[design/flow/design.v]
`timescale 1ns / 1ps
module Module_of_number
#(   
    parameter W_IN = 26,
    parameter W_OUT = 27
) (
    input  wire [W_IN -1:0 ] Input_a,
    input  wire [W_IN -1:0 ] Input_b,
    output wire [W_OUT-1:0 ] Output
);
wire  sign_a ;
wire  sign_b ;    
reg   [W_IN-1:0] module_a; 
reg   [W_IN-1:0] module_b;
assign  sign_a = Input_a[W_IN-1];
assign  sign_b = Input_b[W_IN-1];
always @* begin : async_proc
    case (sign_a)
        1'b0 : module_a =  Input_a;
        1'b1 : module_a = -Input_a;
    endcase
    case (sign_b)
        1'b0 : module_b =  Input_b;
        1'b1 : module_b = -Input_b;
    endcase
end
assign Output  = module_a + module_b;
endmodule
`timescale 1ns / 1ps
module EMA_Module
#(   
    parameter BWIDTH = 13,
    parameter DWIDTH = 27,
    parameter OUTWIDTH = 48   
) (
    input  wire clk,
    input  wire rst,
    input  wire [BWIDTH-1:0     ] Filter_Coefficient,
    input  wire [DWIDTH-1:0     ] Port_Data,
    input  wire                   Valid,
    output wire                   Valid_out_ema,
    output wire [OUTWIDTH-1:0   ] Filter_Out
);
reg        [DWIDTH-1:0]   Data;
reg        [BWIDTH-1:0]   Coeff_2;
reg        [BWIDTH-1:0]   Coeff_1;
reg signed [DWIDTH-1:0]   Pread; 
reg signed [OUTWIDTH-1:0] accum;
reg signed [OUTWIDTH-1:0] c;
reg Valid_1,Valid_2,Valid_3;
wire signed [DWIDTH+6:0] accum_shift ;
wire signed [DWIDTH-1:0] accum_raunding ;
assign accum_shift    = accum[OUTWIDTH-1:14   ];  
assign accum_raunding = accum_shift[DWIDTH-1:0];  
always @(posedge clk) begin
  if (rst) begin
    Data    <= 0;
    Coeff_1 <= 0;
    Coeff_2 <= 0;
    Pread   <= 0;
    accum   <= 0;
    c       <= 0;
    Valid_1 <= 1'b0;
    Valid_2 <= 1'b0;
    Valid_3 <= 1'b0;
  end else begin
    Valid_1 <= Valid;
    if (Valid) begin
        Data    <= Port_Data;
    end
    Coeff_1 <= Filter_Coefficient;
    Valid_2 <= Valid_1;
    Pread   <= $signed({1'b0,Data})  - accum_raunding;  
    Coeff_2 <= Coeff_1;
    if (Valid_2) begin
        accum   <= $signed({{5{1'b0}},Coeff_2}) * Pread + c;
        Valid_3 <= Valid_2;
    end
    if (Valid_3) begin
        c     <= accum;
    end
  end
end
assign Filter_Out = accum;
assign Valid_out_ema  = Valid_2;
endmodule
`timescale 1ns / 1ps
module Error
#(   
    parameter BWIDTH = 13,
    parameter AWIDTH = 27,
    parameter DWIDTH = 8,
    parameter OUTWIDTH = 48   
) (
    input  wire clk,
    input  wire rst,
    input  wire [BWIDTH-1:0     ] Error_Coefficient,
    input  wire [AWIDTH-1:0     ] Port_Data_A,
    input  wire [DWIDTH-1:0     ] R_level,
    input  wire                   Valid,
    output wire                   Valid_out_error,
    output wire [OUTWIDTH-1:0   ] Error_Out
);
reg signed [AWIDTH-1:0]   Data;
reg        [BWIDTH-1:0]   Coeff_2;
reg        [BWIDTH-1:0]   Coeff_1;
reg signed [DWIDTH-1:0]   Pread;
reg        [DWIDTH-1:0]   R_trig; 
reg signed [OUTWIDTH-1:0] accum;
reg signed [OUTWIDTH-1:0] c;
reg Valid_1,Valid_2;
always @(posedge clk) begin
  if (rst) begin
	R_trig  <= 0;
	Valid_1 <= 1'b0;
	Coeff_1 <= 0;
	Data    <= 0;
	Pread   <= 0;
	Valid_2 <= 1'b0;
	Coeff_2 <= 0;
	accum   <= 0;
	c       <= 0;
  end else begin
	R_trig  <= R_level;
	Valid_1 <= Valid;
	Coeff_1 <= Error_Coefficient;
	Data    <= Port_Data_A;
    Pread   <= $signed({1'b0,R_trig})  - Data;
	Valid_2 <= Valid_1;
	Coeff_2 <= Coeff_1;
	if (Valid_2) begin
		accum <= $signed({{5{1'b0}},Coeff_2}) * Pread + c;
	end
	c <= accum;
  end
end
assign Valid_out_error = Valid_2;
assign Error_Out = accum;
endmodule
`timescale 1ns / 1ps
module Test1
    #(   
    parameter W_IN        = 16,
    parameter W_IN_MODULE = 26,
    parameter BWIDTH      = 18,
    parameter FILTERWIDTH = 13,
    parameter AWIDTH      = 30,
    parameter DWIDTH      = 27,
    parameter DFWIDTH     = 18,
    parameter RWIDTH      = 8,
    parameter RFWIDTH     = 6,
    parameter DSPWIDTH    = 48,
    parameter MULTWIDTH   = DWIDTH + W_IN ,
    parameter RZEROS      = DFWIDTH - RFWIDTH,
    parameter W_OUT       = 16
) (
    input  wire clk,
    input  wire rst,
    input  wire [W_IN -1:0  	] s_chans_dataI,
    input  wire [W_IN -1:0  	] s_chans_dataQ,
    input  wire              	  s_chans_valid,
    input  wire [FILTERWIDTH-1:0] Filter_Coefficient,
    input  wire [FILTERWIDTH-1:0] Error_Coefficient,
    input  wire [RWIDTH-1:0     ] R_level,
    output wire              	  Valid_Out,
    output wire [W_IN_MODULE-1:0] OutputI,
    output wire [W_IN_MODULE-1:0] OutputQ
);
wire        [W_IN_MODULE:0] Module_Out;  
wire signed [DSPWIDTH-1:0 ] EMA_Out ;    
wire signed [DWIDTH+6:0   ] EMA_Out_Shift;  
wire signed [DWIDTH-1:0   ] EMA_Out_Round;  
wire        [DWIDTH-1:0   ] R_with_zeros;
wire signed [DSPWIDTH-1:0 ] Error_Out ;
wire signed [DWIDTH+6:0   ] Error_Out_Shift;  
wire signed [DWIDTH-1:0   ] Error_Out_Round;  
wire valid_connection,valid_error,valid_out_error;
reg   [0:0]  Valid_1,Valid_2;
reg  signed [W_IN-1:0       ] received_Qsignal;
reg  signed [W_IN-1:0       ] received_Isignal;
reg  signed [MULTWIDTH-1:0  ] first_Qmult;
reg  signed [MULTWIDTH-1:0  ] first_Imult;
wire signed [W_IN_MODULE-1:0] first_Qmult_round ;
wire signed [W_IN_MODULE-1:0] first_Imult_round ;
wire signed [W_IN-1:0       ] Satureted_real;
wire signed [W_IN-1:0       ] Satureted_imag;
reg  signed [W_IN_MODULE-1:0] Q_out_reg;
reg  signed [W_IN_MODULE-1:0] I_out_reg;
    assign Valid_Out  = valid_out_error;
    assign OutputQ    = Q_out_reg;
    assign OutputI    = I_out_reg;
always @(posedge clk) begin
  if (rst) begin
    received_Isignal <= 0;
    received_Qsignal <= 0;
    first_Imult      <= 0;
    first_Qmult      <= 0;
    Valid_1          <= 1'b0;
    Valid_2          <= 1'b0;
    I_out_reg        <= 0;
    Q_out_reg        <= 0;
  end else begin
    if(s_chans_valid) begin
        received_Isignal <= s_chans_dataI;  
        received_Qsignal <= s_chans_dataQ;  
    end
    first_Imult <= received_Isignal * Error_Out_Round;  
    first_Qmult <= received_Qsignal * Error_Out_Round;  
    Valid_1     <= s_chans_valid;
    Valid_2     <= Valid_1;
    if (Valid_Out)begin
        I_out_reg     <= first_Imult_round;  
        Q_out_reg     <= first_Qmult_round;  
    end
  end
 end
assign EMA_Out_Shift = EMA_Out[DSPWIDTH-1:14];  
assign EMA_Out_Round = EMA_Out_Shift[DWIDTH-1:0];  
assign R_with_zeros = {R_level,{RZEROS{1'b0}}};
assign Error_Out_Shift = Error_Out[DSPWIDTH-1:10];  
assign Error_Out_Round = Error_Out_Shift[DWIDTH-1:0];  
assign first_Imult_round = first_Imult[MULTWIDTH-1:17];  
assign first_Qmult_round = first_Qmult[MULTWIDTH-1:17];  
    Module_of_number #(
        .W_IN(W_IN_MODULE),  
        .W_OUT(W_IN_MODULE+1)  
    ) inst_Module_of_number (
        .Input_a   (first_Imult_round),
        .Input_b   (first_Qmult_round),
        .Output    (Module_Out)
    );
    EMA_Module #(
        .BWIDTH(FILTERWIDTH),  
        .DWIDTH(DWIDTH),  
        .OUTWIDTH(DSPWIDTH) 
    ) inst_EMA_Module (
        .clk  (clk),
        .rst  (rst),
        .Filter_Coefficient (Filter_Coefficient),
        .Port_Data (Module_Out) ,
        .Valid (Valid_2),
        .Valid_out_ema (valid_error),
        .Filter_Out (EMA_Out)
    );
    Error #(
        .BWIDTH(FILTERWIDTH),
        .AWIDTH(DWIDTH),
        .DWIDTH(DWIDTH),
        .OUTWIDTH(DSPWIDTH)
    ) inst_Error (
        .clk               (clk),
        .rst               (rst),
        .Error_Coefficient (Error_Coefficient),
        .Port_Data_A       (EMA_Out_Round),
        .R_level           (R_with_zeros),
        .Valid             (valid_error),
        .Valid_out_error   (valid_out_error),
        .Error_Out         (Error_Out)
    );
endmodule
[design/flow/run.sh]
#!/bin/bash
# the make line also repeats each setting of config.mk as NAME=value (left out here)
make -C /OpenROAD-flow-scripts/flow DESIGN_CONFIG=/design/flow/config.mk WORK_HOME=/design/flow/orfs CLKGATE_MAP_FILE= finish
[design/flow/config.mk]
export PLATFORM = sky130hd
export DESIGN_NAME = Test1
export DESIGN_NICKNAME = Test1
export VERILOG_FILES = /design/flow/design.v
export SDC_FILE = /design/flow/constraint.sdc
export NUM_CORES = 4
export LEC_CHECK = 0
export CAP_MARGIN = 20
export CORE_MARGIN = 2
export CORE_UTILIZATION = 66
export SLEW_MARGIN = 20
[design/flow/constraint.sdc]
create_clock -name core_clock -period 7.7 [get_ports {clk}]
set_input_delay 1.5400 -clock core_clock [delete_from_list [all_inputs] [get_ports {clk}]]
set_output_delay 1.5400 -clock core_clock [all_outputs]
set_load 0.01 [all_outputs]
==> flow_metrics.py, run 1 <==
# Synthesis and PnR figures
metrics = {
    "sta": {
        "clock_skew_ps": 19.5,
        "setup_viol": 12,
        "period_minus_slack_ps": 7870,
        "fin_crit_sh": 1.02,
        "max_slew_margin": 0.354,
        "worst_pin_slew_ps": 968,
        "max_freq_mhz": 127,
        "rsz0062_at_grt": "true",
        "hold_violations": 0,
        "final.setup.worst_slack_ps": -168,
        "hold-worst-slack_ps": 435,
        "report.final.slew_viol_count": 0,
    },
    "floorplanning": {
        "ios": 122,
        "dieArea_um2": 115000,
        "core.rowCount": 123,
        "initial_core_util": 0.664,
        "die_y_um": 340,
        "coreArea_um2": 112000,
        "die_w_um": 340,
    },
    "yosys": {
        "synth_cell_types": 85,
        "xor_share": 0.0392,
        "top_cell": "inv_1",
        "topCombFamilyByArea": "adder cells",
        "syn_nets": 10312,
        "ys_sh_simple": 0.163,
        "edf_count": 0,
        "synth_area_per_cell_um2": 9.00,
        "common_cells": "inv_1 (1660), fa_1 (1455), nand2_1 (1019)",
        "yosysTopAreaCell": "fa_1",
        "ys_seq_frac": 0.126,
        "yosysWarnings": 4,
        "ys_cells": 8258,
        "syn_area_um2": 74300,
        "yosys.area.top_type_share": 0.392,
        "synth_flops": 467,
        "mux_share": 0.0257,
        "yosys_area_um2": 74300,
        "adder_share": 0.481,
        "aoi_share": 0.0624,
        "flop_cell": "dfxtp_1",
        "synth_cells": 8258,
        "synthArstFlopShare": 0,
        "area_leaders": "fa_1 (39%), dfxtp_1 (13%), ha_1 (8.9%), inv_1 (8.4%), and2_1 (5.3%)",
    },
    "min_path": {
        "hold_path.class": "reg2reg",
        "min_path_cells": 1,
        "hold-path-endpoint": "inst_EMA_Module.Coeff_2[12]",
        "min_from": "inst_EMA_Module.Coeff_1[12]",
    },
    "pwr": {
        "combPwrFrac": 0.464,
        "p_clk_frac": 0.278,
        "power.leakage_nw": 39.7,
        "comb-power_w": 0.00500,
        "seq_power_w": 0.00277,
        "p_switching_w": 0.00426,
        "internal-power_w": 0.00650,
        "p_seq_frac": 0.258,
        "pg_clk_w": 0.00299,
        "p_sw_frac": 0.396,
        "power_leader": "combinational cells",
        "p_per_area_nw_per_um2": 127,
        "irDropWorstVdd_mv": 0.196,
    },
    "worst_setup_path": {
        "crit_required_ps": 8230,
        "critPathCapture": "inst_Error.accum[29]",
        "reg2regPathDepth": 40,
        "crit_family": "adder cells",
        "cp_max_fo": 7,
        "slowest_delay_ps": 520,
        "worstReg2RegStart": "inst_Error.Coeff_2[2]",
        "critPathKind": "reg2reg",
        "worstSetupStartpointType": "register",
        "critPathBufInv": 12,
        "startpoint": "inst_Error.Coeff_2[2]",
        "slowest_stage": "fa_1",
        "worst_path_most_repeated_cell": "buf_4",
        "worstSetupEndpointType": "register",
        "ff2ff_setup_slack_ps": -170,
        "crit_arrival_ps": 8400,
        "r2r-end": "inst_Error.accum[29]",
        "crit_cells": 40,
    },
    "cells_and_area": {
        "syn2layout_area_growth_pct": 14.4,
        "nets": 10781,
        "fin_cells": 10277,
    },
    "status": {
        "status": "finished with violations",
        "check.faults": "setup timing",
    },
    "grt": {
        "antenna_found_initial": 5,
        "grt_pass1_wl_mm": 319,
        "first_global_vias": 60756,
        "track_usage": 0.349,
        "grt_start_max_net_pins": 152,
        "overflow": 0,
    },
    "detailed_routing": {
        "drc_errors": 0,
        "dr.first_iter.drc_count": 3406,
        "avgRoutedWirePerCell_um": 19.0,
        "ant_nets": 0,
        "routed_via_density": 5.51,
        "vias": 56595,
        "first_pass_iters": 6,
        "finalWirelength_mm": 195,
        "n_antenna_cell": 0,
    },
    "flow_run": {
        "drv_cap": 0,
        "warnings": 42,
    },
    "clock_network": {
        "clkTransAtPathRegs_ps": 60,
        "ctsLongestPathBuffers": 3,
        "cts_buffers": 59,
        "clk_latency_ps": 680,
        "clkSinkCount": 467,
        "hold_buffers": 0,
        "ctsRootBufferMaster": "clkbuf_16",
        "htree_levels": 2,
        "cts_tree": "built",
    },
    "placement": {
        "place_ws_ps": -564,
        "port_buffers": 121,
        "place.gp.congestion": 0.938,
        "numPlacedInstances": 10099,
        "hpwl_mm": 158,
    },
}
==> layer usage <==
metal  up-vias  routed length [µm]  global-route usage  share of wire
met1     28332               79500               0.461           0.41
li1      25767                   -                   -              -
met2      1948               93500               0.581           0.48
met3       540               12900              0.0493          0.066
met4         8                9090               0.143          0.047
met5         -                  49                   0        0.00025
==> through the flow <==
stage / area [µm²] / power, W / utilization / setup TNS [ps]
detailed placement: 81000 / 0.00737 / 0.723 / -6670
global placement: 81000 / 0.00729 / 0.723 / -4220
floorplan: 74400 / 0.00558 / - / -13.8
global route: 85000 / 0.0114 / 0.759 / -8070
finish: 85000 / 0.0108 / 0.759 / -1150
CTS: 84100 / 0.0106 / 0.750 / -1020
==> repair_timing <==
| item | in CTS | in global routing |
|---|---|---|
| setup endpoints to repair | 28 | 36 |
| resized | 173 | 190 |
| endpoints found under the hold margin | 0 | 0 |
| pin swaps | 140 | 156 |
| setup buffers | 46 | 29 |
==> cell type report <==
class / instances / area (µm²)
clock buffer: 76 / 1660
timing repair buffer: 789 / 6840
fill: 8390 / 27000
tap: 1500 / 1880
inverter: 1660 / 6230
multi-input combinational: 5750 / 58600
sequential: 467 / 9440
clock inverter: 35 / 388
==> run 2: changes to the inputs <==
Settings changed: CELL_PAD_IN_SITES_GLOBAL_PLACEMENT set to 1, CORE_UTILIZATION 66 to 40, GPL_ROUTABILITY_DRIVEN set to 0, MAX_ROUTING_LAYER set to met4, MIN_ROUTING_LAYER set to met2.
Clock period 7.7 ns to 5.25 ns, I/O delays scaled along.
==> run 2 against run 1 <==
The layout still fails its checks (setup timing). Worst setup slack worse by 2600 ps. Utilization is 26 points lower. Clock skew is 46 ps higher. Routed wire length up 16%. Global-route usage is 2.7 points higher. Combinational power grew 68%. Flip-flop count is the same. Critical path type unchanged. Largest cell class unchanged. Highest routed layer is now met4.
==> flow_metrics.py, run 2 <==
# Synthesis and PnR figures
metrics = {
    "flow_run": {
        "drv_cap": 0,
        "warnings": 48,
    },
    "pwr": {
        "p_clk_frac": 0.288,
        "power_leader": "combinational cells",
        "comb-power_w": 0.00841,
        "seq_power_w": 0.00404,
        "internal-power_w": 0.0105,
        "p_sw_frac": 0.402,
        "p_per_area_nw_per_um2": 187,
        "irDropWorstVdd_mv": 0.210,
        "power.leakage_nw": 43.2,
        "p_switching_w": 0.00702,
        "p_seq_frac": 0.231,
        "power.total_w": 0.0175,
        "combPwrFrac": 0.481,
        "pg_clk_w": 0.00503,
    },
    "cells_and_area": {
        "syn2layout_area_growth_pct": 25.4,
        "nets": 11299,
        "fill_cells": 17616,
    },
    "yosys": {
        "mux_share": 0.0257,
        "topCombFamilyByArea": "adder cells",
        "aoi_share": 0.0624,
        "yosys.area.top_type_share": 0.392,
        "edf_count": 0,
        "flop_cell": "dfxtp_1",
        "synth_cells": 8258,
        "yosys_area_um2": 74300,
        "synth_area_per_cell_um2": 9.00,
        "xor_share": 0.0392,
        "ys_cells": 8258,
        "ys_seq_frac": 0.126,
        "yosysWarnings": 4,
        "area_leaders": "fa_1 (39%), dfxtp_1 (13%), ha_1 (8.9%), inv_1 (8.4%), and2_1 (5.3%)",
        "synth_flops": 467,
        "synth_cell_types": 85,
        "common_cells": "inv_1 (1660), fa_1 (1455), nand2_1 (1019)",
        "synthArstFlopShare": 0,
        "syn_area_um2": 74300,
        "syn_nets": 10312,
        "adder_share": 0.481,
        "yosysTopAreaCell": "fa_1",
        "top_cell": "inv_1",
        "ys_sh_simple": 0.163,
    },
    "clock_network": {
        "clkTransAtPathRegs_ps": 60,
        "htree_levels": 3,
        "ctsLongestPathBuffers": 3,
        "cts_tree": "built",
        "clk_latency_ps": 740,
        "ctsRootBufferMaster": "clkbuf_16",
        "hold_buffers": 0,
        "clkSinkCount": 467,
        "cts_buffers": 67,
    },
    "worst_setup_path": {
        "startpoint": "inst_Error.Coeff_2[2]",
        "slowest_delay_ps": 560,
        "critPathKind": "reg2reg",
        "crit_cells": 38,
        "worstSetupStartpointType": "register",
        "crit_family": "adder cells",
        "worstSetupEndpointType": "register",
        "r2r-end": "inst_Error.accum[35]",
        "cp_max_fo": 6,
        "ff2ff_setup_slack_ps": -2720,
        "worst_path_most_repeated_cell": "fa_1",
        "slowest_stage": "fa_1",
        "critPathBufInv": 8,
        "critPathCapture": "inst_Error.accum[35]",
        "worstReg2RegStart": "inst_Error.Coeff_2[2]",
        "reg2regPathDepth": 38,
        "crit_required_ps": 5820,
        "crit_arrival_ps": 8540,
    },
    "floorplanning": {
        "core.rowCount": 158,
        "die_w_um": 435,
        "coreArea_um2": 185000,
        "initial_core_util": 0.402,
        "die_y_um": 435,
        "ios": 122,
        "dieArea_um2": 189000,
    },
    "placement": {
        "hpwl_mm": 181,
        "port_buffers": 121,
        "place_ws_ps": -2770,
    },
    "status": {
        "check.faults": "setup timing",
        "status": "finished with violations",
    },
    "sta": {
        "max_slew_margin": 0.355,
        "setup_viol": 116,
        "finalSetupTns_ps": -179510,
        "rsz0062_at_grt": "true",
        "worst_pin_slew_ps": 967,
        "clock_skew_ps": 65.8,
        "max_freq_mhz": 125,
        "report.final.slew_viol_count": 0,
        "final.setup.worst_slack_ps": -2720,
        "hold_violations": 0,
        "fin_crit_sh": 1.52,
        "period_minus_slack_ps": 7970,
    },
    "min_path": {
        "min_from": "inst_EMA_Module.Valid_1",
        "hold-path-endpoint": "inst_EMA_Module.Valid_2",
        "hold_path.class": "reg2reg",
        "min_path_cells": 1,
    },
    "detailed_routing": {
        "routed_via_density": 6.70,
        "finalWirelength_mm": 226,
        "avgRoutedWirePerCell_um": 19.2,
        "first_pass_iters": 10,
        "dr.first_iter.drc_count": 10462,
        "drc_errors": 0,
        "ant_nets": 0,
        "vias": 79031,
    },
    "grt": {
        "overflow": 0,
        "antenna_found_initial": 0,
        "grt_start_max_net_pins": 115,
        "track_usage": 0.376,
        "grt_pass1_wl_mm": 356,
        "first_global_vias": 94267,
    },
}
==> run 2: stage by stage <==
step	instances	util	hold WS [ps]	instance area, µm²
CTS	11732	0.496	416	91800
global route	11779	0.504	435	93200
detailed placement	11540	0.470	424	87000
floorplan	8258	-	414	76100
global placement	11540	0.470	416	87000
finish	11801	0.504	413	93200
==> run 2: layout make-up <==
type	count	area (µm²)	share of cell area
antenna	22	55.1	0.000591
clock inverter	38	448	0.00480
multi-input combinational	5750	60200	0.646
inverter	1660	6230	0.0668
sequential	467	9520	0.102
tap	2480	3100	0.0333
clock buffer	85	1900	0.0203
timing repair buffer	1299	11800	0.126
==> run 2: layer usage <==
layer  vias to the layer above  track usage  wire length [µm]
met5                         -            -                 0
met4                         0       0.0433             14800
met3                      1677        0.491             91200
met2                     21063        0.440            120000
met1                     29627            -                 0
li1                      26664            -                 -
==> run 2: timing repair <==
item	4_1_cts	5_1_grt
gates resized	441	217
endpoints found under the hold margin	0	0
pin swaps	173	196
buffers inserted	84	56
cloned	2	1
setup endpoints to repair	116	117
==> run 3: changes to the inputs <==
Settings changed: ABC_AREA set to 1, CELL_PAD_IN_SITES_GLOBAL_PLACEMENT 1 to unset, CORE_UTILIZATION 40 to 72, CTS_CLUSTER_DIAMETER set to 230, GPL_ROUTABILITY_DRIVEN 0 to unset, MAX_ROUTING_LAYER met4 to unset, MIN_ROUTING_LAYER met2 to unset, PLACE_DENSITY_LB_ADDON set to 0.24, SETUP_SLACK_MARGIN set to 0.88.
Clock period 5.25 ns to 7.17 ns, I/O delays scaled along.
==> run 3 against run 2 <==
The flow now stops in global routing (5_1_grt). Synthesized area rose by 9.3%. Synthesized cell count rose by 33%. Die area fell by 39%.
==> flow_metrics.py, run 3 <==
# Flow results
metrics = {
    "status": {
        "status": "aborted with a tool error",
        "failed_stage": "global routing (5_1_grt)",
    },
    "yosys": {
        "synthArstFlopShare": 0,
        "ys_seq_frac": 0.115,
        "syn_area_um2": 81300,
        "common_cells": "inv_1 (2954), nand2_1 (2499), fa_1 (1455)",
        "yosys_area_um2": 81300,
        "ys_sh_simple": 0.185,
        "syn_nets": 13059,
        "yosys.area.top_type_share": 0.358,
        "flop_cell": "dfxtp_1",
        "top_cell": "inv_1",
        "edf_count": 0,
        "yosysWarnings": 4,
        "synth_cell_types": 74,
        "synth_area_per_cell_um2": 7.39,
        "yosysTopAreaCell": "fa_1",
        "mux_share": 0,
        "topCombFamilyByArea": "adder cells",
        "synth_cells": 11005,
        "adder_share": 0.440,
        "xor_share": 0.0200,
        "aoi_share": 0.0841,
        "synth_flops": 467,
        "ys_cells": 11005,
        "area_leaders": "fa_1 (36%), inv_1 (14%), nand2_1 (12%), dfxtp_1 (12%), ha_1 (8.2%)",
    },
    "clock_network": {
        "ctsLongestPathBuffers": 3,
        "hold_buffers": 0,
        "ctsRootBufferMaster": "clkbuf_16",
        "htree_levels": 2,
        "clkSinkCount": 467,
        "cts_buffers": 54,
    },
    "floorplanning": {
        "core.rowCount": 123,
        "die_w_um": 340,
        "initial_core_util": 0.724,
        "dieArea_um2": 116000,
        "ios": 122,
        "die_y_um": 340,
        "coreArea_um2": 112000,
    },
    "placement": {
        "place.gp.congestion": 1.10,
        "place_ws_ps": -137,
        "hpwl_mm": 221,
        "numPlacedInstances": 12572,
        "port_buffers": 121,
    },
}
==> run 3: stage by stage <==
step	cell area, µm²	TNS, ps
CTS	90700	0
global placement	86600	-195
floorplan	82200	0
detailed placement	86600	-1130
==> run 3: repair_timing <==
action	in CTS
gates resized	367
pin swaps	148
gates cloned	9
buffers inserted	69
setup endpoints to repair	98
==> run 4: changes to the inputs <==
Settings changed: ABC_AREA 1 to unset, CAP_MARGIN 20 to 40, CORE_MARGIN 2 to 7, CORE_UTILIZATION 72 to 18, CTS_CLUSTER_DIAMETER 230 to 100, GPL_ROUTABILITY_DRIVEN set to 1, MAX_ROUTING_LAYER set to met5, MIN_ROUTING_LAYER set to met2, PLACE_DENSITY_LB_ADDON 0.24 to 0.06, SETUP_SLACK_MARGIN 0.88 to unset, TNS_END_PERCENT set to 100.
Clock period 7.17 ns to 7.54 ns, I/O delays scaled along.
==> run 4 against run 3 <==
Now fails the layout checks on setup timing. Synthesized area is 8.5% lower. Die area went up to 3.7 times the previous value. Synthesized cell count is 25% lower.
==> flow_metrics.py, run 4 <==
# Synthesis and PnR figures
metrics = {
    "sta": {
        "max_freq_mhz": 122,
        "max_slew_margin": 0.440,
        "report.final.slew_viol_count": 0,
        "hold-worst-slack_ps": 424,
        "worst_pin_slew_ps": 840,
        "hold_violations": 0,
        "period_minus_slack_ps": 8190,
        "fin_crit_sh": 1.09,
        "final.setup.worst_slack_ps": -650,
        "setup_viol": 31,
        "rsz0062_at_grt": "true",
        "clock_skew_ps": 64.3,
        "finalSetupTns_ps": -8780,
    },
    "pwr": {
        "internal-power_w": 0.00787,
        "seq_power_w": 0.00283,
        "p_sw_frac": 0.399,
        "combPwrFrac": 0.440,
        "irDropWorstVdd_mv": 0.157,
        "p_seq_frac": 0.216,
        "p_per_area_nw_per_um2": 139,
        "comb-power_w": 0.00576,
        "power.total_w": 0.0131,
        "p_clk_frac": 0.344,
        "pg_clk_w": 0.00451,
        "power_leader": "combinational cells",
        "power.leakage_nw": 41.7,
        "p_switching_w": 0.00523,
    },
    "clock_network": {
        "htree_levels": 3,
        "ctsRootBufferMaster": "clkbuf_16",
        "cts_buffers": 89,
        "clk_latency_ps": 850,
        "ctsLongestPathBuffers": 4,
        "clkSinkCount": 467,
        "clkTransAtPathRegs_ps": 60,
        "cts_tree": "built",
    },
    "detailed_routing": {
        "first_pass_iters": 7,
        "vias": 77801,
        "drc_errors": 0,
        "avgRoutedWirePerCell_um": 19.7,
        "finalWirelength_mm": 287,
        "routed_via_density": 5.35,
        "dr.first_iter.drc_count": 5970,
        "ant_nets": 0,
    },
    "yosys": {
        "synth_area_per_cell_um2": 9.00,
        "adder_share": 0.481,
        "syn_area_um2": 74300,
        "ys_cells": 8258,
        "ys_seq_frac": 0.126,
        "topCombFamilyByArea": "adder cells",
        "syn_nets": 10312,
        "synth_flops": 467,
        "yosysTopAreaCell": "fa_1",
        "synthArstFlopShare": 0,
        "yosysWarnings": 4,
        "flop_cell": "dfxtp_1",
        "top_cell": "inv_1",
        "xor_share": 0.0392,
        "edf_count": 0,
        "synth_cells": 8258,
        "mux_share": 0.0257,
        "synth_cell_types": 85,
        "ys_sh_simple": 0.163,
        "common_cells": "inv_1 (1660), fa_1 (1455), nand2_1 (1019)",
        "aoi_share": 0.0624,
        "yosys.area.top_type_share": 0.392,
        "area_leaders": "fa_1 (39%), dfxtp_1 (13%), ha_1 (8.9%), inv_1 (8.4%), and2_1 (5.3%)",
        "yosys_area_um2": 74300,
    },
    "cells_and_area": {
        "nets": 11042,
        "finish.utilization": 0.229,
        "syn2layout_area_growth_pct": 26.4,
        "post-route-cell-area_um2": 94000,
    },
    "min_path": {
        "hold-path-endpoint": "inst_Error.c[4]",
        "min_path_cells": 1,
        "hold_path.class": "reg2reg",
        "min_from": "inst_Error.accum[4]",
    },
    "placement": {
        "hpwl_mm": 230,
        "port_buffers": 121,
        "placed_cell_area_um2": 88000,
        "place.gp.congestion": 0.801,
    },
    "worst_setup_path": {
        "startpoint": "inst_EMA_Module.Coeff_2[4]",
        "reg2regPathDepth": 38,
        "ff2ff_setup_slack_ps": -650,
        "worstSetupStartpointType": "register",
        "critPathBufInv": 11,
        "critPathKind": "reg2reg",
        "crit_family": "adder cells",
        "crit_arrival_ps": 8850,
        "cp_max_fo": 7,
        "crit_cells": 38,
        "crit_required_ps": 8200,
        "worstSetupEndpointType": "register",
        "worst_path_most_repeated_cell": "fa_1",
        "worstReg2RegStart": "inst_EMA_Module.Coeff_2[4]",
        "r2r-end": "inst_EMA_Module.accum[40]",
        "critPathCapture": "inst_EMA_Module.accum[40]",
        "slowest_stage": "fa_1",
        "slowest_delay_ps": 550,
    },
    "floorplanning": {
        "die_y_um": 657,
        "dieArea_um2": 431000,
        "initial_core_util": 0.181,
        "ios": 122,
        "core.rowCount": 235,
        "die_w_um": 657,
        "coreArea_um2": 410000,
    },
    "grt": {
        "grt_start_max_net_pins": 137,
        "first_global_vias": 97537,
        "track_usage": 0.198,
        "grt_pass1_wl_mm": 425,
        "antenna_found_initial": 1,
        "overflow": 0,
    },
    "status": {
        "check.faults": "setup timing",
        "status": "finished with violations",
    },
    "flow_run": {
        "warnings": 40,
        "drv_cap": 0,
    },
}
[run 4: cell type report]
cell class / count / area [µm²]
diodes: 28 / 70.1
clock buffers: 108 / 2380
clock inverters: 52 / 728
fillers: 45095 / 316000
inverters: 1660 / 6230
multi-input cells: 5750 / 59000
flip-flops and latches: 467 / 9490
well taps: 5451 / 6820
repair buffers: 1020 / 9310
[run 4: metal layers]
metal / vias to the layer above / part of all wire / global-route usage
met5: - / 0.0029 / 0.0203
met4: 20 / 0.029 / 0.0198
met3: 691 / 0.43 / 0.285
met2: 21744 / 0.53 / 0.234
met1: 29152 / 0 / -
li1: 26194 / - / -
[run 4: stage by stage]
| step | setup slack, ps | std cells |
|---|---|---|
| floorplan | -134 | 8258 |
| global placement | -1020 | 14250 |
| detailed placement | -929 | 14253 |
| CTS | -565 | 14467 |
| global route | -1080 | 14509 |
| finish | -650 | 14536 |
[run 4: what timing repair did]
item	CTS	global route
gates cloned	4	4
pin swaps	161	159
hold buffers	0	0
setup buffers	59	40
setup endpoints to repair	45	61
gates resized	239	221
==> run 5: changes to the inputs <==
Settings changed: ABC_AREA set to 1, CAP_MARGIN 40 to 15, CORE_ASPECT_RATIO set to 0.5, CORE_MARGIN 7 to 2, CORE_UTILIZATION 18 to 72, CTS_CLUSTER_DIAMETER 100 to 366, CTS_CLUSTER_SIZE set to 100, GPL_ROUTABILITY_DRIVEN 1 to unset, MAX_ROUTING_LAYER met5 to unset, MIN_ROUTING_LAYER met2 to unset, PLACE_DENSITY_LB_ADDON 0.06 to unset, SETUP_SLACK_MARGIN set to -0.5, TNS_END_PERCENT 100 to 10.
Clock period 7.54 ns to 5.64 ns, I/O delays scaled along.
==> run 5 against run 4 <==
Synthesized area increased by 9.3%. Synthesized cell count increased by 33%. Die area decreased by 73%. The flow now stops in global routing (5_1_grt).
==> flow_metrics.py, run 5 <==
# Flow results
metrics = {
    "yosys": {
        "yosysWarnings": 4,
        "synth_flops": 467,
        "yosys_area_um2": 81300,
        "synthArstFlopShare": 0,
        "area_leaders": "fa_1 (36%), inv_1 (14%), nand2_1 (12%), dfxtp_1 (12%), ha_1 (8.2%)",
        "flop_cell": "dfxtp_1",
        "syn_nets": 13059,
        "synth_area_per_cell_um2": 7.39,
        "mux_share": 0,
        "aoi_share": 0.0841,
        "ys_cells": 11005,
        "edf_count": 0,
        "syn_area_um2": 81300,
        "synth_cell_types": 74,
        "ys_sh_simple": 0.185,
        "top_cell": "inv_1",
        "adder_share": 0.440,
        "synth_cells": 11005,
        "common_cells": "inv_1 (2954), nand2_1 (2499), fa_1 (1455)",
        "xor_share": 0.0200,
        "topCombFamilyByArea": "adder cells",
        "ys_seq_frac": 0.115,
        "yosysTopAreaCell": "fa_1",
        "yosys.area.top_type_share": 0.358,
    },
    "floorplanning": {
        "coreArea_um2": 112000,
        "dieArea_um2": 116000,
        "die_w_um": 479,
        "die_y_um": 242,
        "core.rowCount": 87,
        "initial_core_util": 0.724,
        "ios": 122,
    },
    "clock_network": {
        "htree_levels": 1,
        "cts_buffers": 8,
        "clkSinkCount": 467,
        "ctsLongestPathBuffers": 3,
        "ctsRootBufferMaster": "clkbuf_16",
    },
    "status": {
        "status": "aborted with a tool error",
        "firstError": "[ERROR GRT-0232] Routing congestion too high. Check the congestion heatmap in the GUI.",
        "failed_stage": "global routing (5_1_grt)",
    },
    "placement": {
        "hpwl_mm": 235,
        "place_ws_ps": -1700,
        "port_buffers": 121,
        "place.gp.congestion": 1.03,
    },
    "grt": {
        "track_usage": 0.654,
        "overflow": 24,
    },
}
[run 5: through the flow]
step	instance area, µm²	instances	util	hold WS (ps)
after global placement	94500	13553	0.841	389
after CTS	96800	13611	0.862	402
after floorplan	81700	11005	-	388
after detailed placement	94500	13553	0.841	392
[run 5: layer usage]
metal	track usage	overflow
met1	0.676	2
met2	0.852	4
met3	0.467	5
met4	0.569	12
met5	0.266	1
[run 5: timing repair]
| item | 4_1_cts |
|---|---|
| setup endpoints to repair | 78 |
| setup buffers | 54 |
| gates cloned | 1 |
| gates resized | 416 |
| pin swaps | 168 |
| hold buffers | 0 |
==> run 6: changes to the inputs <==
Settings changed: ABC_AREA 1 to unset, CAP_MARGIN 15 to 20, CELL_PAD_IN_SITES_DETAIL_PLACEMENT set to 1, CORE_ASPECT_RATIO 0.5 to unset, CORE_UTILIZATION 72 to 40, CTS_CLUSTER_DIAMETER 366 to 42, CTS_CLUSTER_SIZE 100 to unset, PLACE_DENSITY_LB_ADDON set to 0.03, SETUP_SLACK_MARGIN -0.5 to unset, TNS_END_PERCENT 10 to unset.
Clock period 5.64 ns to 10.0 ns, I/O delays scaled along.
==> run 6 against run 5 <==
The run now finishes clean. Die area rose by 64%. Synthesized cell count fell by 25%. Synthesized area fell by 8.5%.
==> flow_metrics.py, run 6 <==
# Synthesis and PnR figures
metrics = {
    "min_path": {
        "hold_path.class": "reg2reg",
        "hold-path-endpoint": "inst_EMA_Module.Coeff_2[5]",
        "min_from": "inst_EMA_Module.Coeff_1[5]",
        "min_path_cells": 1,
    },
    "floorplanning": {
        "initial_core_util": 0.402,
        "ios": 122,
        "core.rowCount": 158,
        "die_y_um": 435,
        "coreArea_um2": 185000,
        "dieArea_um2": 189000,
        "die_w_um": 435,
    },
    "pwr": {
        "power_leader": "the clock network",
        "power.leakage_nw": 37.4,
        "p_sw_frac": 0.376,
        "irDropWorstVdd_mv": 0.120,
        "pg_clk_w": 0.00364,
        "p_clk_frac": 0.407,
        "p_switching_w": 0.00336,
        "p_per_area_nw_per_um2": 109,
        "internal-power_w": 0.00559,
        "p_seq_frac": 0.252,
        "comb-power_w": 0.00305,
        "seq_power_w": 0.00225,
        "combPwrFrac": 0.341,
    },
    "detailed_routing": {
        "routed_via_density": 4.96,
        "vias": 53607,
        "dr.first_iter.drc_count": 1925,
        "avgRoutedWirePerCell_um": 20.6,
        "ant_nets": 0,
        "first_pass_iters": 5,
        "finalWirelength_mm": 223,
        "drc_errors": 0,
    },
    "cells_and_area": {
        "fin_cells": 10812,
        "fill_cells": 21340,
        "syn2layout_area_growth_pct": 10.3,
        "nets": 10298,
    },
    "worst_setup_path": {
        "crit_cells": 32,
        "reg2regPathDepth": 32,
        "r2r-end": "inst_Error.accum[36]",
        "crit_arrival_ps": 9880,
        "worstSetupEndpointType": "register",
        "critPathBufInv": 4,
        "cp_max_fo": 27,
        "crit_family": "adder cells",
        "crit_required_ps": 10570,
        "worstSetupStartpointType": "register",
        "critPathKind": "reg2reg",
        "slowest_delay_ps": 920,
        "slowest_stage": "dfxtp_1",
        "critPathCapture": "inst_Error.accum[36]",
        "startpoint": "inst_Error.Coeff_2[2]",
        "worst_path_most_repeated_cell": "fa_1",
        "worstReg2RegStart": "inst_Error.Coeff_2[2]",
        "ff2ff_setup_slack_ps": 680,
    },
    "sta": {
        "fin_crit_sh": 0.932,
        "max_freq_mhz": 107,
        "max_slew_margin": 0.233,
        "clock_skew_ps": 57.4,
        "rsz0062_at_grt": "false",
        "period_minus_slack_ps": 9320,
        "worst_pin_slew_ps": 1150,
        "setup_viol": 0,
        "finalSetupTns_ps": 0,
        "hold_violations": 0,
        "report.final.slew_viol_count": 0,
    },
    "clock_network": {
        "ctsLongestPathBuffers": 3,
        "cts_buffers": 101,
        "clkSinkCount": 467,
        "clkTransAtPathRegs_ps": 50,
        "post_cts_resized": 0,
        "htree_levels": 3,
        "cts_tree": "built",
        "ctsRootBufferMaster": "clkbuf_16",
        "cts_setup_buffers": 0,
        "clk_latency_ps": 730,
        "hold_buffers": 0,
    },
    "grt": {
        "grt_pass1_wl_mm": 359,
        "overflow": 0,
        "grt_start_max_net_pins": 166,
        "track_usage": 0.243,
        "antenna_found_initial": 6,
        "first_global_vias": 61542,
    },
    "flow_run": {
        "warnings": 36,
        "drv_cap": 0,
    },
    "yosys": {
        "yosysTopAreaCell": "fa_1",
        "common_cells": "inv_1 (1660), fa_1 (1455), nand2_1 (1019)",
        "yosys.area.top_type_share": 0.392,
        "ys_sh_simple": 0.163,
        "synth_cells": 8258,
        "area_leaders": "fa_1 (39%), dfxtp_1 (13%), ha_1 (8.9%), inv_1 (8.4%), and2_1 (5.3%)",
        "aoi_share": 0.0624,
        "yosysWarnings": 4,
        "synth_cell_types": 85,
        "ys_cells": 8258,
        "edf_count": 0,
        "ys_seq_frac": 0.126,
        "topCombFamilyByArea": "adder cells",
        "adder_share": 0.481,
        "yosys_area_um2": 74300,
        "synth_flops": 467,
        "synth_area_per_cell_um2": 9.00,
        "syn_nets": 10312,
        "mux_share": 0.0257,
        "flop_cell": "dfxtp_1",
        "synthArstFlopShare": 0,
        "top_cell": "inv_1",
        "xor_share": 0.0392,
        "syn_area_um2": 74300,
    },
    "placement": {
        "hpwl_mm": 185,
        "port_buffers": 121,
        "place.gp.congestion": 0.836,
        "numPlacedInstances": 10621,
    },
    "status": {
        "status": "complete, no violations",
    },
}
## run 6: stage by stage
stage	setup slack, ps	hold slack, ps	instance area [µm²]	power (W)	util
final	683	429	82000	0.00894	0.443
after global routing	129	433	82000	0.00955	0.443
after CTS	690	431	82000	0.00911	0.443
after detailed placement	699	425	78300	0.00536	0.423
after global placement	837	419	78300	0.00532	0.423
after floorplan	2080	414	74300	0.00429	-
## run 6: area by class of cell
class / count / area [µm²] / share of cell area
Timing Repair Buffer: 264 / 2300 / 0.0280
Inverter: 1660 / 6230 / 0.0760
Clock buffer: 121 / 2730 / 0.0333
Multi-Input combinational cell: 5750 / 57300 / 0.699
Tap cell: 2480 / 3100 / 0.0378
Clock inverter: 65 / 946 / 0.0115
Sequential cell: 467 / 9360 / 0.114
Antenna cell: 5 / 12.5 / 0.000153
## run 6: per-layer routing
metal / wire [µm] / global-route usage / vias to the layer above
met4: 4910 / 0.0537 / 0
met5: 0 / 0 / -
li1: - / - / 24836
met3: 4560 / 0.0193 / 237
met1: 101000 / 0.321 / 28007
met2: 112000 / 0.432 / 527
==> run 7: changes to the inputs <==
Settings changed: CAP_MARGIN 20 to 5, CELL_PAD_IN_SITES_DETAIL_PLACEMENT 1 to unset, CORE_UTILIZATION 40 to 72, CTS_CLUSTER_DIAMETER 42 to unset, CTS_CLUSTER_SIZE set to 55, PLACE_DENSITY set to 0.65, PLACE_DENSITY_LB_ADDON 0.03 to unset, SETUP_SLACK_MARGIN set to 1.27.
Clock period 10.0 ns to 7.07 ns, I/O delays scaled along.
==> run 7 against run 6 <==
Now fails the layout checks on setup timing. Synthesized cell count is the same. Sequential power increased by 33%. Final cell count down 4.7%. First-iteration DRC count up 130%. Highest routed layer unchanged.
==> flow_metrics.py, run 7 <==
# Synthesis and PnR figures
metrics = {
    "detailed_routing": {
        "dr.first_iter.drc_count": 4384,
        "drc_errors": 0,
        "routed_via_density": 5.74,
        "first_pass_iters": 6,
        "vias": 59211,
        "finalWirelength_mm": 208,
        "avgRoutedWirePerCell_um": 20.2,
        "ant_nets": 0,
    },
    "yosys": {
        "synth_cells": 8258,
        "ys_sh_simple": 0.163,
        "area_leaders": "fa_1 (39%), dfxtp_1 (13%), ha_1 (8.9%), inv_1 (8.4%), and2_1 (5.3%)",
        "syn_nets": 10312,
        "top_cell": "inv_1",
        "flop_cell": "dfxtp_1",
        "syn_area_um2": 74300,
        "xor_share": 0.0392,
        "synth_flops": 467,
        "yosysTopAreaCell": "fa_1",
        "aoi_share": 0.0624,
        "yosysWarnings": 4,
        "mux_share": 0.0257,
        "ys_seq_frac": 0.126,
        "yosys.area.top_type_share": 0.392,
        "edf_count": 0,
        "synth_area_per_cell_um2": 9.00,
        "synth_cell_types": 85,
        "common_cells": "inv_1 (1660), fa_1 (1455), nand2_1 (1019)",
        "adder_share": 0.481,
        "topCombFamilyByArea": "adder cells",
        "yosys_area_um2": 74300,
        "synthArstFlopShare": 0,
        "ys_cells": 8258,
    },
    "cells_and_area": {
        "post-route-cell-area_um2": 88000,
        "regArea_um2": 9520,
        "syn2layout_area_growth_pct": 18.4,
        "logic_area_um2": 59800,
        "fill_cells": 5547,
        "nets": 10943,
    },
    "pwr": {
        "seq_power_w": 0.00300,
        "combPwrFrac": 0.478,
        "p_clk_frac": 0.269,
        "power_leader": "combinational cells",
        "pg_clk_w": 0.00317,
        "p_seq_frac": 0.254,
        "comb-power_w": 0.00564,
        "p_sw_frac": 0.397,
        "power.total_w": 0.0118,
        "power.leakage_nw": 40.9,
        "internal-power_w": 0.00713,
        "p_per_area_nw_per_um2": 134,
        "p_switching_w": 0.00469,
        "irDropWorstVdd_mv": 0.244,
    },
    "flow_run": {
        "warnings": 47,
        "drv_cap": 0,
    },
    "floorplanning": {
        "ios": 122,
        "coreArea_um2": 102000,
        "die_w_um": 325,
        "dieArea_um2": 106000,
        "initial_core_util": 0.729,
        "core.rowCount": 117,
        "die_y_um": 325,
    },
    "min_path": {
        "min_from": "inst_EMA_Module.Coeff_1[10]",
        "hold-path-endpoint": "inst_EMA_Module.Coeff_2[10]",
        "hold_path.class": "reg2reg",
        "min_path_cells": 1,
    },
    "placement": {
        "port_buffers": 121,
        "place.gp.congestion": 0.951,
        "placed_cell_area_um2": 82300,
        "hpwl_mm": 161,
    },
    "sta": {
        "finalSetupTns_ps": -24280,
        "period_minus_slack_ps": 8010,
        "max_slew_margin": 0.308,
        "clock_skew_ps": 26.1,
        "rsz0062_at_grt": "true",
        "final.setup.worst_slack_ps": -938,
        "setup_viol": 45,
        "fin_crit_sh": 1.13,
        "worst_pin_slew_ps": 1040,
        "report.final.slew_viol_count": 0,
        "hold_violations": 0,
        "max_freq_mhz": 125,
    },
    "worst_setup_path": {
        "worstSetupStartpointType": "register",
        "crit_family": "adder cells",
        "worstSetupEndpointType": "register",
        "crit_arrival_ps": 8560,
        "ff2ff_setup_slack_ps": -940,
        "critPathBufInv": 8,
        "r2r-end": "inst_EMA_Module.accum[40]",
        "worstReg2RegStart": "inst_EMA_Module.Coeff_2[3]",
        "startpoint": "inst_EMA_Module.Coeff_2[3]",
        "crit_required_ps": 7620,
        "slowest_stage": "fa_1",
        "cp_max_fo": 8,
        "slowest_delay_ps": 530,
        "crit_cells": 39,
        "reg2regPathDepth": 39,
        "worst_path_most_repeated_cell": "fa_1",
        "critPathKind": "reg2reg",
        "critPathCapture": "inst_EMA_Module.accum[40]",
    },
    "clock_network": {
        "ctsRootBufferMaster": "clkbuf_16",
        "clkSinkCount": 467,
        "cts_tree": "built",
        "cts_buffers": 58,
        "ctsLongestPathBuffers": 3,
        "htree_levels": 2,
        "clkTransAtPathRegs_ps": 60,
        "clk_latency_ps": 700,
        "hold_buffers": 0,
    },
    "status": {
        "status": "finished with violations",
        "check.faults": "setup timing",
    },
    "grt": {
        "antenna_found_initial": 5,
        "grt_pass1_wl_mm": 324,
        "grt_start_max_net_pins": 161,
        "track_usage": 0.387,
        "overflow": 0,
        "first_global_vias": 64006,
    },
}
## run 7: area by class of cell
| cell class | instances | share of cell area |
|---|---|---|
| timing repair buffer | 952 | 0.0990 |
| clock inverter | 32 | 0.00398 |
| clock buffer | 78 | 0.0189 |
| inverter | 1660 | 0.0708 |
| tap | 1368 | 0.0194 |
| antenna | 2 | 0.0000569 |
| sequential | 467 | 0.108 |
| multi-input combinational | 5750 | 0.680 |
## run 7: stage by stage
step                      cells  setup WS [ps]  hold WS, ps  utilization
after floorplan            8258           -601          414            -
after global placement    10057           -836          416        0.806
after detailed placement  10057           -980          421        0.806
after CTS                 10240           -831          435        0.843
after global routing      10307          -1270          450        0.863
final                     10309           -938          435        0.863
## run 7: per-layer routing
metal | share of wire | GRT usage | routed length (µm) | vias to the layer above
met5 | 0 | 0 | 0 | -
met4 | 0.062 | 0.190 | 12900 | 0
met3 | 0.078 | 0.0695 | 16200 | 812
met2 | 0.50 | 0.675 | 105000 | 2498
met1 | 0.36 | 0.461 | 74600 | 29826
li1 | - | - | - | 26075
## run 7: repair_timing
| item | CTS | global route |
|---|---|---|
| gates resized | 304 | 312 |
| setup buffers | 73 | 59 |
| pin swaps | 206 | 238 |
| cloned | 0 | 8 |
| endpoints found under the setup margin | 111 | 113 |
==> run 8: changes to the inputs <==
Settings changed: CAP_MARGIN 5 to 40, CTS_CLUSTER_DIAMETER set to 356, CTS_CLUSTER_SIZE 55 to 13, GPL_ROUTABILITY_DRIVEN set to 1, MAX_ROUTING_LAYER set to met5, MIN_ROUTING_LAYER set to met1, PLACE_DENSITY 0.65 to unset, PLACE_DENSITY_LB_ADDON set to 0.28, SETUP_SLACK_MARGIN 1.27 to 1.01, TNS_END_PERCENT set to 100.
Clock period 7.07 ns to 7.54 ns, I/O delays scaled along.
==> run 8 against run 7 <==
The layout still fails its checks (setup timing). Clock skew grew 27 ps. Register-to-register slack improved by 210 ps. Worst setup slack better by 210 ps. Critical path depth fell by 2. Sequential share of layout area grew 0.24 points. Routed wire length grew 10%. Via count increased by 5.1%. Count of clock-buffer cells in the layout decreased by 35. Non-clock buffer count shrank 76. Final area fell by 2.0%. Hold slack lost 12 ps. Synthesized cell count unchanged.
==> flow_metrics.py, run 8 <==
# Synthesis and PnR figures
metrics = {
    "min_path": {
        "hold_path.class": "reg2reg",
        "hold-path-endpoint": "inst_EMA_Module.Valid_2",
        "min_from": "inst_EMA_Module.Valid_1",
        "min_path_cells": 1,
    },
    "sta": {
        "worst_pin_slew_ps": 942,
        "hold_violations": 0,
        "report.final.slew_viol_count": 0,
        "max_slew_margin": 0.370,
        "final.setup.worst_slack_ps": -730,
        "setup_viol": 35,
        "period_minus_slack_ps": 8270,
        "max_freq_mhz": 121,
        "clock_skew_ps": 53.5,
        "fin_crit_sh": 1.10,
        "finalSetupTns_ps": -12390,
        "rsz0062_at_grt": "true",
    },
    "clock_network": {
        "cts_tree": "built",
        "clk_latency_ps": 690,
        "hold_buffers": 0,
        "ctsLongestPathBuffers": 3,
        "clkTransAtPathRegs_ps": 70,
        "clkSinkCount": 467,
        "htree_levels": 2,
        "ctsRootBufferMaster": "clkbuf_16",
        "cts_buffers": 41,
    },
    "yosys": {
        "top_cell": "inv_1",
        "common_cells": "inv_1 (1660), fa_1 (1455), nand2_1 (1019)",
        "mux_share": 0.0257,
        "xor_share": 0.0392,
        "yosysTopAreaCell": "fa_1",
        "synthArstFlopShare": 0,
        "synth_cells": 8258,
        "ys_sh_simple": 0.163,
        "syn_nets": 10312,
        "ys_seq_frac": 0.126,
        "synth_cell_types": 85,
        "yosysWarnings": 4,
        "aoi_share": 0.0624,
        "yosys_area_um2": 74300,
        "syn_area_um2": 74300,
        "topCombFamilyByArea": "adder cells",
        "yosys.area.top_type_share": 0.392,
        "synth_flops": 467,
        "edf_count": 0,
        "ys_cells": 8258,
        "adder_share": 0.481,
        "flop_cell": "dfxtp_1",
        "area_leaders": "fa_1 (39%), dfxtp_1 (13%), ha_1 (8.9%), inv_1 (8.4%), and2_1 (5.3%)",
        "synth_area_per_cell_um2": 9.00,
    },
    "worst_setup_path": {
        "worstSetupEndpointType": "register",
        "crit_family": "adder cells",
        "worstReg2RegStart": "inst_Error.Coeff_2[2]",
        "worstSetupStartpointType": "register",
        "critPathCapture": "inst_Error.accum[35]",
        "r2r-end": "inst_Error.accum[35]",
        "slowest_delay_ps": 560,
        "critPathBufInv": 6,
        "crit_required_ps": 8070,
        "reg2regPathDepth": 37,
        "ff2ff_setup_slack_ps": -730,
        "worst_path_most_repeated_cell": "fa_1",
        "critPathKind": "reg2reg",
        "crit_cells": 37,
        "startpoint": "inst_Error.Coeff_2[2]",
        "cp_max_fo": 4,
        "slowest_stage": "fa_1",
        "crit_arrival_ps": 8800,
    },
    "flow_run": {
        "drv_cap": 0,
        "warnings": 45,
    },
    "floorplanning": {
        "core.rowCount": 117,
        "die_w_um": 325,
        "die_y_um": 325,
        "coreArea_um2": 102000,
        "dieArea_um2": 106000,
        "ios": 122,
        "initial_core_util": 0.729,
    },
    "grt": {
        "overflow": 0,
        "track_usage": 0.410,
        "antenna_found_initial": 15,
        "grt_start_max_net_pins": 180,
        "grt_pass1_wl_mm": 341,
        "first_global_vias": 65590,
    },
    "pwr": {
        "internal-power_w": 0.00596,
        "p_seq_frac": 0.277,
        "pg_clk_w": 0.00210,
        "power_leader": "combinational cells",
        "power.leakage_nw": 39.9,
        "combPwrFrac": 0.520,
        "p_clk_frac": 0.203,
        "p_per_area_nw_per_um2": 120,
        "irDropWorstVdd_mv": 0.192,
        "p_switching_w": 0.00437,
        "p_sw_frac": 0.423,
        "comb-power_w": 0.00537,
        "seq_power_w": 0.00286,
    },
    "placement": {
        "port_buffers": 121,
        "place.gp.congestion": 0.969,
        "placed_cell_area_um2": 80900,
        "hpwl_mm": 162,
    },
    "detailed_routing": {
        "vias": 62205,
        "first_pass_iters": 8,
        "ant_nets": 0,
        "avgRoutedWirePerCell_um": 22.6,
        "finalWirelength_mm": 230,
        "dr.first_iter.drc_count": 6263,
        "routed_via_density": 6.11,
        "drc_errors": 0,
    },
    "cells_and_area": {
        "syn2layout_area_growth_pct": 16.1,
        "finish.utilization": 0.846,
        "nets": 10850,
        "post-route-cell-area_um2": 86300,
    },
    "status": {
        "status": "finished with violations",
        "check.faults": "setup timing",
    },
}
==> run 8: cell type report <==
type                            count  area, µm²
Antenna cell                        7       17.5
Clock buffer                       43       1030
Clock inverter                      3       66.3
Fill cell                        5101      15800
Inverter                         1660       6240
Multi-Input combinational cell   5750      59600
Sequential cell                   467       9540
Tap cell                         1368       1710
Timing Repair Buffer              876       8080
==> run 8: metrics by stage <==
step / hold WS [ps] / setup slack (ps) / instances / power [W]
5_1_grt: 436 / -930 / 10169 / 0.0108
3_5_place_dp: 424 / -633 / 9951 / 0.00748
4_1_cts: 405 / -426 / 10080 / 0.00979
2_1_floorplan: 414 / -131 / 8258 / 0.00577
6_report: 423 / -730 / 10174 / 0.0103
3_3_place_gp: 416 / -436 / 9949 / 0.00730
==> run 8: routing by layer <==
layer  track usage  wire length (µm)  up-vias
met5             0                92        -
li1              -                 -    25852
met2         0.662            107000     4238
met1         0.508             78600    30671
met3        0.0919             25500     1434
met4         0.244             19200       10
==> run 8: timing repair <==
action                     in CTS  in global routing
cloned                          5                  2
pin swaps                     194                250
resized                       366                336
setup buffers                  78                 84
setup endpoints to repair     103                 91
==> run 9: changes to the inputs <==
Settings changed: CAP_MARGIN 40 to 20, CELL_PAD_IN_SITES_GLOBAL_PLACEMENT set to 2, CORE_UTILIZATION 72 to 40, CTS_CLUSTER_DIAMETER 356 to 36, CTS_CLUSTER_SIZE 13 to 99, GPL_TIMING_DRIVEN set to 1, MAX_ROUTING_LAYER met5 to met4, MIN_ROUTING_LAYER met1 to met2, PLACE_DENSITY set to 0.89, PLACE_DENSITY_LB_ADDON 0.28 to unset, SETUP_SLACK_MARGIN 1.01 to -0.23, TNS_END_PERCENT 100 to 10.
Clock period 7.54 ns to 5.25 ns, I/O delays scaled along.
==> run 9 against run 8 <==
Synthesized area stayed put. Fails layout checks on DRC, setup timing. Flip-flop count stayed put. Sequential power is 42% higher. Sequential share of layout area is 0.86 points lower.
==> flow_metrics.py, run 9 <==
# Synthesis and PnR figures
metrics = {
    "yosys": {
        "syn_area_um2": 74300,
        "ys_cells": 8258,
        "common_cells": "inv_1 (1660), fa_1 (1455), nand2_1 (1019)",
        "topCombFamilyByArea": "adder cells",
        "synth_cells": 8258,
        "ys_sh_simple": 0.163,
        "synth_cell_types": 85,
        "xor_share": 0.0392,
        "ys_seq_frac": 0.126,
        "yosys.area.top_type_share": 0.392,
        "aoi_share": 0.0624,
        "area_leaders": "fa_1 (39%), dfxtp_1 (13%), ha_1 (8.9%), inv_1 (8.4%), and2_1 (5.3%)",
        "syn_nets": 10312,
        "synth_flops": 467,
        "flop_cell": "dfxtp_1",
        "top_cell": "inv_1",
        "edf_count": 0,
        "adder_share": 0.481,
        "synthArstFlopShare": 0,
        "yosysTopAreaCell": "fa_1",
        "yosys_area_um2": 74300,
        "synth_area_per_cell_um2": 9.00,
        "yosysWarnings": 4,
        "mux_share": 0.0257,
    },
    "clock_network": {
        "clkSinkCount": 467,
        "cts_buffers": 107,
        "hold_buffers": 0,
        "cts_tree": "built",
        "htree_levels": 3,
        "clk_latency_ps": 780,
        "clkTransAtPathRegs_ps": 50,
        "ctsLongestPathBuffers": 3,
        "ctsRootBufferMaster": "clkbuf_16",
    },
    "sta": {
        "worst_pin_slew_ps": 918,
        "max_slew_margin": 0.388,
        "max_freq_mhz": 126,
        "rsz0062_at_grt": "true",
        "hold_violations": 0,
        "fin_crit_sh": 1.51,
        "final.setup.worst_slack_ps": -2690,
        "hold-worst-slack_ps": 424,
        "period_minus_slack_ps": 7940,
        "setup_viol": 116,
        "clock_skew_ps": 56.1,
        "report.final.slew_viol_count": 0,
    },
    "grt": {
        "grt_pass1_wl_mm": 346,
        "overflow": 0,
        "track_usage": 0.362,
        "antenna_found_initial": 1,
        "first_global_vias": 93452,
        "grt_start_max_net_pins": 122,
    },
    "detailed_routing": {
        "first_pass_iters": 49,
        "ant_nets": 0,
        "vias": 79363,
        "drc_errors": 4,
        "finalWirelength_mm": 219,
        "avgRoutedWirePerCell_um": 18.5,
        "routed_via_density": 6.71,
        "dr.first_iter.drc_count": 11230,
    },
    "worst_setup_path": {
        "crit_arrival_ps": 8570,
        "reg2regPathDepth": 38,
        "worst_path_most_repeated_cell": "fa_1",
        "critPathKind": "reg2reg",
        "critPathCapture": "inst_Error.accum[35]",
        "ff2ff_setup_slack_ps": -2690,
        "slowest_stage": "fa_1",
        "slowest_delay_ps": 560,
        "crit_cells": 38,
        "worstSetupStartpointType": "register",
        "cp_max_fo": 4,
        "worstReg2RegStart": "inst_Error.Coeff_2[4]",
        "crit_required_ps": 5870,
        "worstSetupEndpointType": "register",
        "startpoint": "inst_Error.Coeff_2[4]",
        "critPathBufInv": 6,
        "r2r-end": "inst_Error.accum[35]",
        "crit_family": "adder cells",
    },
    "floorplanning": {
        "core.rowCount": 158,
        "dieArea_um2": 189000,
        "die_w_um": 435,
        "ios": 122,
        "coreArea_um2": 185000,
        "die_y_um": 435,
        "initial_core_util": 0.402,
    },
    "pwr": {
        "combPwrFrac": 0.425,
        "irDropWorstVdd_mv": 0.295,
        "pg_clk_w": 0.00694,
        "p_seq_frac": 0.212,
        "p_clk_frac": 0.363,
        "power_leader": "combinational cells",
        "p_sw_frac": 0.383,
        "p_per_area_nw_per_um2": 206,
        "power.leakage_nw": 43.2,
        "internal-power_w": 0.0118,
        "seq_power_w": 0.00406,
        "comb-power_w": 0.00812,
        "p_switching_w": 0.00732,
    },
    "cells_and_area": {
        "fill_cells": 17241,
        "syn2layout_area_growth_pct": 24.8,
        "finish.utilization": 0.502,
        "nets": 11303,
    },
    "status": {
        "check.faults": "DRC, setup timing",
        "status": "finished with violations",
    },
    "flow_run": {
        "drv_cap": 0,
        "warnings": 39,
    },
    "min_path": {
        "min_path_cells": 1,
        "min_from": "inst_Error.accum[6]",
        "hold-path-endpoint": "inst_Error.c[6]",
        "hold_path.class": "reg2reg",
    },
    "placement": {
        "port_buffers": 121,
        "place.gp.congestion": 1.01,
        "hpwl_mm": 174,
    },
}
[run 9: timing repair]
action                     in CTS  in global routing
resized                       238                236
gates cloned                    2                  0
setup buffers                  43                 21
pin swaps                     130                154
setup endpoints to repair     115                116
[run 9: cell type report]
| class | count | area, µm² | area share |
|---|---|---|---|
| diodes | 9 | 22.5 | 0.000243 |
| clock inverters | 75 | 907 | 0.00977 |
| multi-input cells | 5750 | 59300 | 0.639 |
| clock buffers | 124 | 2800 | 0.0302 |
| inverters | 1660 | 6230 | 0.0671 |
| repair buffers | 1263 | 11000 | 0.118 |
| well taps | 2480 | 3100 | 0.0334 |
| flip-flops and latches | 467 | 9460 | 0.102 |
[run 9: metrics by stage]
step | total power (W) | cell area (µm²) | setup TNS [ps] | setup WS, ps | std cells
2_1_floorplan | 0.00828 | 74800 | -129000 | -2420 | 8258
3_3_place_gp | 0.0113 | 86600 | -194190 | -2860 | 11560
3_5_place_dp | 0.0113 | 86600 | -200410 | -2910 | 11560
4_1_cts | 0.0187 | 91700 | -170070 | -2730 | 11803
5_1_grt | 0.0203 | 92800 | -207500 | -3090 | 11824
6_report | 0.0191 | 92800 | -177820 | -2690 | 11828
[run 9: metal layers]
| layer | routed length, µm | up-vias | GRT usage | part of all wire |
|---|---|---|---|---|
| met5 | 0 | - | - | 0 |
| met4 | 16900 | 0 | 0.0594 | 0.077 |
| met3 | 88800 | 1856 | 0.475 | 0.41 |
| met2 | 113000 | 21137 | 0.416 | 0.52 |
| met1 | 0 | 29662 | - | 0 |
| li1 | - | 26708 | - | - |
==> run 10: changes to the inputs <==
Settings changed: ABC_AREA set to 1, CAP_MARGIN 20 to 5, CELL_PAD_IN_SITES_GLOBAL_PLACEMENT 2 to unset, CORE_UTILIZATION 40 to 72, CTS_CLUSTER_DIAMETER 36 to unset, CTS_CLUSTER_SIZE 99 to unset, GPL_ROUTABILITY_DRIVEN 1 to unset, GPL_TIMING_DRIVEN 1 to unset, MAX_ROUTING_LAYER met4 to unset, MIN_ROUTING_LAYER met2 to unset, PLACE_DENSITY 0.89 to 0.65, SETUP_SLACK_MARGIN -0.23 to -0.2, TNS_END_PERCENT 10 to unset.
Clock period 5.25 ns to 5.51 ns, I/O delays scaled along.
==> run 10 against run 9 <==
The run now fails in global routing (5_1_grt). Synthesized area is 9.3% higher. Die area is 39% lower. Synthesized cell count is 33% higher.
==> flow_metrics.py, run 10 <==
# Flow results
metrics = {
    "yosys": {
        "synthArstFlopShare": 0,
        "synth_area_per_cell_um2": 7.39,
        "syn_nets": 13059,
        "area_leaders": "fa_1 (36%), inv_1 (14%), nand2_1 (12%), dfxtp_1 (12%), ha_1 (8.2%)",
        "aoi_share": 0.0841,
        "synth_flops": 467,
        "topCombFamilyByArea": "adder cells",
        "edf_count": 0,
        "synth_cells": 11005,
        "mux_share": 0,
        "flop_cell": "dfxtp_1",
        "ys_seq_frac": 0.115,
        "yosys_area_um2": 81300,
        "yosys.area.top_type_share": 0.358,
        "syn_area_um2": 81300,
        "common_cells": "inv_1 (2954), nand2_1 (2499), fa_1 (1455)",
        "ys_cells": 11005,
        "xor_share": 0.0200,
        "synth_cell_types": 74,
        "ys_sh_simple": 0.185,
        "adder_share": 0.440,
        "top_cell": "inv_1",
        "yosysWarnings": 4,
        "yosysTopAreaCell": "fa_1",
    },
    "placement": {
        "hpwl_mm": 234,
        "place_ws_ps": -1980,
        "place.gp.congestion": 1.07,
        "port_buffers": 121,
    },
    "clock_network": {
        "htree_levels": 2,
        "cts_buffers": 57,
        "hold_buffers": 0,
        "ctsLongestPathBuffers": 3,
        "clkSinkCount": 467,
        "ctsRootBufferMaster": "clkbuf_16",
    },
    "status": {
        "status": "aborted with a tool error",
        "firstError": "[ERROR GRT-0116] Global routing finished with congestion. Check the congestion regions in the DRC Viewer.",
        "failed_stage": "global routing (5_1_grt)",
    },
    "grt": {
        "overflow": 105,
        "track_usage": 0.682,
    },
    "floorplanning": {
        "die_y_um": 340,
        "die_w_um": 340,
        "ios": 122,
        "initial_core_util": 0.724,
        "core.rowCount": 123,
        "coreArea_um2": 112000,
        "dieArea_um2": 116000,
    },
}
## run 10: through the flow
step / area (µm²) / setup TNS, ps / hold slack, ps / total power (W) / std cells
4_1_cts: 100000 / -92300 / 392 / 0.0168 / 13711
3_5_place_dp: 95100 / -106800 / 403 / 0.0116 / 13531
2_1_floorplan: 82600 / -33040 / 388 / 0.00807 / 11005
3_3_place_gp: 95100 / -90030 / 389 / 0.0113 / 13531
## run 10: per-layer routing
layer | GRT overflow | global-route usage
met5 | 1 | 0.225
met4 | 47 | 0.671
met3 | 7 | 0.462
met2 | 49 | 0.907
met1 | 1 | 0.679
## run 10: repair_timing
item / CTS
resized: 588
setup buffers: 78
pin swaps: 230
cloned: 5
setup endpoints to repair: 115
Power figures rest on the tool's default switching activity, not on a simulated workload.
